== build 11 ==
==> flow/design.v (excerpt) <==
module FFT_TOB  # ( parameter   DEPTH_BUTTER_ONE    = 8    ,
                                DEPTH_BUTTER_TWO    = 4    ,
                                DEPTH_BUTTER_THREE  = 2    ,
                                DEPTH_BTTER_FOUR    = 1    ,  
                                WIDTH               = 16   ,
                                STAGES              = 6    ,
                                FIXED_POINT         = 11   )
( 
input     wire    signed      [WIDTH-1:0]     Input_re          ,
input     wire    signed      [WIDTH-1:0]     Input_Im          ,
input     wire                                cordic_Valid      ,
input     wire                                clk               ,
input     wire                                rst               ,
output    wire    signed      [WIDTH-1:0]     Output_FFT_Re     ,
output    wire    signed      [WIDTH-1:0]     Output_FFT_Im     ,
output    wire                                Data_Valid    
);
wire   [STAGES-1:0]   control_output        ;
wire                  multiplier_enable     ;
wire                  mux_selection         ;
wire     [WIDTH-1:0]  output_re_stage_one   ;
wire     [WIDTH-1:0]  output_im_stage_one   ;
wire     [WIDTH-1:0]  output_re_stage_two   ;
wire     [WIDTH-1:0]  output_im_stage_two   ;
wire     [WIDTH-1:0]  output_re_stage_three ;
wire     [WIDTH-1:0]  output_im_stage_three ;
wire     [WIDTH-1:0]  output_re_swap_one    ;
wire     [WIDTH-1:0]  output_im_swap_one    ;
wire     [WIDTH-1:0]  output_re_swap_two    ;
wire     [WIDTH-1:0]  output_im_swap_two    ;
wire     [WIDTH-1:0]  output_re_twiddle     ;
wire     [WIDTH-1:0]  output_im_twiddle     ;
wire     [WIDTH-1:0]  output_re_multiplier  ;
wire     [WIDTH-1:0]  output_im_multiplier  ;
wire     [WIDTH-1:0]  output_re_mux         ;
wire     [WIDTH-1:0]  output_im_mux         ;
Control_Unit #(.WIDTH(WIDTH),.STAGES(STAGES)) U1_Control
(
.clk                 (clk)                  ,   
.rst                 (rst)                  ,
.Cordic_Valid        (cordic_Valid)         ,
.Multiplier_Enable   (multiplier_enable)    ,
.FFT_Valid           (Data_Valid)           ,
.Control_Signal_Out  (control_output)
);
  ...
clock: 22.7 ns
lec_check: 0
cap_margin: 25
cell_pad_in_sites_global_placement: 3
core_margin: 10
core_utilization: 40
cts_cluster_diameter: 391
cts_cluster_size: 14
max_routing_layer: met4
place_density_lb_addon: 0.25
setup_slack_margin: 5.0
slew_margin: 20
tns_end_percent: 70
run.sh (not shown) runs the stock make flow with config.mk's settings and CLKGATE_MAP_FILE=.
To summarise build 11: no stage aborted, but the layout did not pass its checks, failing on negative setup slack.
Modified inputs, build 9 compared to build 11
Settings: a change of CAP_MARGIN from 25 to 20; a deleted CTS_CLUSTER_SIZE that had been 14; a change of CORE_MARGIN from 10 to 2; a deleted MAX_ROUTING_LAYER that had been met4; a deleted TNS_END_PERCENT that had been 70; a deleted CELL_PAD_IN_SITES_GLOBAL_PLACEMENT that had been 3; a change of CORE_UTILIZATION from 40 to 64; a deleted SETUP_SLACK_MARGIN that had been 5.0; a deleted CTS_CLUSTER_DIAMETER that had been 391; a deleted PLACE_DENSITY_LB_ADDON that had been 0.25; a change of the clock period (ns, I/O delays scaled along) from 22.7 to 40.4.
[summary]
- No stage failed in build 9, and the final checks on the layout all came back clean.
- Final design utilization on build 9 is up relative to build 11.
- Between build 9 and build 11, the length in cells of the worst reg-to-reg path is higher for build 11.
- [compare] base=build 11 new=build 9: cell area fell by 18%; overall die width decreased by 24% relative to the old numbers.
--- input diff build 9..build 61 ---
Settings: setting CTS_CLUSTER_SIZE to 100 for the first time; changing CORE_UTILIZATION from 64 to 72; setting CTS_CLUSTER_DIAMETER to 339 for the first time; changing the clock period (ns, I/O delays scaled along) from 40.4 to 15.1.
Findings:
- Build 61 never completed, since it errored out during global routing (5_1_grt).
- Between build 9 and build 61, number of H-tree levels decreased.
- Area inside the core boundary delta (build 61 − build 9): favourable
- Re net count after synthesis: no difference whatsoever between build 9 and build 61.
- Changes observed in build 61 relative to build 9: width of the die decreased about 5.6%, overall chip area decreased 0.0095 mm^2, TritonCTS sink count essentially unchanged, adder-cell share of the synthesized area essentially unchanged.
